## run 1
==> flow/design.v <==
module float_adder(
    input   clk,
    input   rst,
    input   [31:0]  x,
    input   [31:0]  y,
    output  reg [31:0]  z,
    output  reg [1:0]   overflow  
);
    reg [24:0] m_x, m_y, m_z;
    reg [27:0] m_x_ext, m_y_ext, m_z_ext;
    reg [7:0] e_x, e_y, e_z;
    reg [2:0] s_x, s_y, s_z;
    reg [2:0] state_now;
    parameter S_start = 3'b000;
    parameter S_align = 3'b001;
    parameter S_add = 3'b010;
    parameter S_normal = 3'b011;
    parameter S_overflow = 3'b100;
    parameter S_zerocheck = 3'b101;
    parameter S_IDLE = 3'b110;
    wire [5:0] shift_bit;
    FHB32 fhb32_x(
        .x({4'b0, m_z_ext}),
        .high_bit(shift_bit)
    );
    always @(posedge clk or negedge rst) begin
        if (!rst) begin
            state_now <= S_start;
        end
        else begin
            case(state_now)
                S_start: begin
                    if ((x[30:23] == 8'd255 && x[22:0] != 0) || (y[30:23] == 8'd255 && y[22:0] != 0))
                        state_now <= S_overflow;
                    else if ((x[30:23] == 8'd255 && x[22:0] == 0) || (y[30:23] == 8'd255 && y[22:0] == 0))
                        state_now <= S_overflow;
                    else
                        state_now <= S_zerocheck;
                end
                S_zerocheck: begin
                    if ((m_x[22:0] == 0 && e_x == 8'b0) || (m_y[22:0] == 0 && e_y == 8'b0))
                        state_now <= S_overflow;
                    else
                        state_now <= S_align;
                end
                S_align: state_now <= S_add;
                S_add: begin
                    if (s_x != s_y && m_x_ext == m_y_ext)
                        state_now <= S_overflow;
                    else
                        state_now <= S_normal;
                end
                S_normal: state_now <= S_overflow;
                default: state_now <= S_IDLE;
            endcase
        end
    end
    always @(posedge clk) begin
        case(state_now)
            S_start: begin
                e_x <= x[30:23];
                e_y <= y[30:23];
                m_x <= {2'b01, x[22:0]};  
                m_y <= {2'b01, y[22:0]};
                s_x <= {2'b0, x[31]};
                s_y <= {2'b0, y[31]};
                if ((x[30:23] == 8'd255 && x[22:0] != 0) || (y[30:23] == 8'd255 && y[22:0] != 0)) begin
                    overflow <= 2'b11;
                    s_z <= 3'd1;
                    e_z <= 8'd255;
                    m_z <= 25'h7fffff;
                end
                else if ((x[30:23] == 8'd255 && x[22:0] == 0) || (y[30:23] == 8'd255 && y[22:0] == 0)) begin
                    overflow <= 2'b11;
                    s_z <= {2'b0, x[31]};
                    e_z <= 8'd255;
                    if ((x[30:23] == 8'd255 && x[22:0] == 0) && (y[30:23] == 8'd255 && y[22:0] == 0) && x[31] != y[31]) begin
                        m_z <= 25'h7fffff;
                    end else begin
                        m_z <= 25'b0;
                    end
                end
                else begin
                    overflow <= 2'b00;
                end
            end
            S_zerocheck: begin
                if (m_x[22:0] == 0 && e_x == 8'b0) begin
                    s_z <= s_y;
                    e_z <= e_y;
                    m_z <= m_y;
                end
                else if (m_y[22:0] == 0 && e_y == 8'b0) begin
                    s_z <= s_x;
                    e_z <= e_x;
                    m_z <= m_x;
                end
            end
            S_align: begin
                if (e_x == e_y) begin
                    e_z <= e_x;
                    m_x_ext <= {m_x[23:0], 3'b0};
                    m_y_ext <= {m_y[23:0], 3'b0};
                end else if (e_x < e_y) begin
                    e_z <= e_y;
                    m_x_ext <= {m_x >> (e_y - e_x), 3'b0};
                    m_y_ext <= {m_y[23:0], 3'b0};
                end else begin
                    e_z <= e_x;
                    m_x_ext <= {m_x[23:0], 3'b0};
                    m_y_ext <= {m_y >> (e_x - e_y), 3'b0};
                end
            end
            S_add: begin
                if (s_x == s_y) begin
                    m_z_ext <= m_x_ext + m_y_ext;
                    s_z <= s_x;
                end else begin
                    if (m_x_ext < m_y_ext) begin
                        m_z_ext <= m_y_ext - m_x_ext;
                        s_z <= s_y;
                    end else if (m_x_ext > m_y_ext) begin
                        m_z_ext <= m_x_ext - m_y_ext;
                        s_z <= s_x;
                    end else begin
                        m_z <= 25'd0;
                        e_z <= 8'd0;
                        s_z <= 3'd0;
                    end
                end
            end
            S_normal: begin
                if (m_z_ext[27] == 1'b1) begin
                    if (e_z == 8'd254) begin
                        s_z <= s_x;
                        e_z <= 8'd255;
                        m_z <= 0;
                        overflow <= 2'b01;
                    end else begin
                        m_z <= {1'b0, m_z_ext[26:4]};
                        e_z <= e_z + 8'b1;
                    end
                end else begin
                    if (m_z_ext[26] == 1'b0 && e_z >= 1) begin
                        m_z <= (m_z_ext << (6'd26 - shift_bit)) >> 3;
                        e_z <= e_z + shift_bit - 6'd26;
                    end
                    else begin
                        m_z <= m_z_ext[27:3];
                    end
                end
            end
            S_overflow: begin
                z <= {s_z[0], e_z[7:0], m_z[22:0]};
            end
            default: ;
        endcase
    end
endmodule
module FHB32(
    input [31:0] x,
    output reg [5:0] high_bit
);
    integer i;
    always @(*) begin
        high_bit = 0;
        for (i = 0; i < 32; i = i + 1)
            if (x[i] == 1'b1) high_bit = i[5:0];
    end
endmodule
Settings: LEC_CHECK=0, CAP_MARGIN=20, CELL_PAD_IN_SITES_GLOBAL_PLACEMENT=0, CORE_MARGIN=2, CORE_UTILIZATION=72, CTS_CLUSTER_SIZE=22, GPL_TIMING_DRIVEN=1, MAX_ROUTING_LAYER=met5, MIN_ROUTING_LAYER=met1, PLACE_DENSITY=0.71, SETUP_SLACK_MARGIN=0.34, SLEW_MARGIN=20, TNS_END_PERCENT=25; clock period 2.46 ns.
run.sh (not shown) runs the stock make flow with config.mk's settings and CLKGATE_MAP_FILE=.
clock tree synthesis: run 1 exited with error
Edits applied to the flow inputs when going from run 1 to run 2:
Settings: CORE_UTILIZATION now 68, was 72; ABC_AREA now 1, previously not set; MIN_ROUTING_LAYER no longer set, was met1; SETUP_SLACK_MARGIN no longer set, was 0.34; CELL_PAD_IN_SITES_GLOBAL_PLACEMENT no longer set, was 0; TNS_END_PERCENT no longer set, was 25; GPL_TIMING_DRIVEN no longer set, was 1; PLACE_DENSITY no longer set, was 0.71; MAX_ROUTING_LAYER no longer set, was met5; CTS_CLUSTER_SIZE now 17, was 22; the clock period (ns, I/O delays scaled along) now 3.2, was 2.46.
The log for run 2 ends in global routing with error DPL-0038, so the run never completed.
Run 2 ends up with a gate count after technology mapping that is about 13% higher than in run 1.
The full die area in run 2 was higher than what run 1 gave.
Summary — number of placed instances with taps included, run 2 relative to run 1: lower, by 47.
Higher share of synthesized cell area in and, or, nand and nor gates was reported by run 2, not run 1.
For run 3, these inputs were changed with respect to run 2:
Settings: CAP_MARGIN: 20 -> 15; CTS_CLUSTER_DIAMETER: unset -> 99; HOLD_SLACK_MARGIN: unset -> -0.09; CORE_UTILIZATION: 68 -> 72; CTS_CLUSTER_SIZE: 17 -> unset; PLACE_DENSITY: unset -> 0.78; ABC_AREA: 1 -> unset; the clock period (ns, I/O delays scaled along): 3.2 -> 3.49.
==> results <==
[run 3] flow finished | final checks: failed | reasons: setup timing
The higher simple-gate portion of the synthesized area came out of run 2.
Relative to run 2, share of synthesized cell area in and-or and or-and compound cells has increased by 3.3 points in run 3.
Run 2 → run 3: width of the chip went down; area fraction in xor and xnor cells picked up an extra 0.40 points.
diff inputs: run 3 => run 4
Settings: ABC_AREA: unset -> 1; HOLD_SLACK_MARGIN: -0.09 -> unset; CTS_CLUSTER_DIAMETER: 99 -> 190; CTS_CLUSTER_SIZE: unset -> 93; CAP_MARGIN: 15 -> 20; PLACE_DENSITY: 0.78 -> 0.86; TNS_END_PERCENT: unset -> 30; the clock period (ns, I/O delays scaled along): 3.49 -> 0.958.
==> results <==
Diff run 4 and run 3: xor/xnor share of the synthesized area lower in run 4
[run 4] horizontal extent of the die fell 1.9% relative to run 3
Of run 4 and run 3, it is run 4 that has the higher basic-gate share of the synthesized area counting and, or, nand and nor cells.
Run 4 terminated abnormally: clock tree synthesis reported DPL-0038.
Diff run 3 -> run 4: number of nets produced by synthesis up 240; count of placed standard cells including taps now sits higher.
Sort run 4 and run 3 by cell count listed in synth_stat.txt asc -> top: run 3
When run 4 is set beside run 3, its portion of netlist area occupied by mux cells turns out to be 7.8 points smaller.
Summed instance area of the synthesized netlist | run 4 below run 3
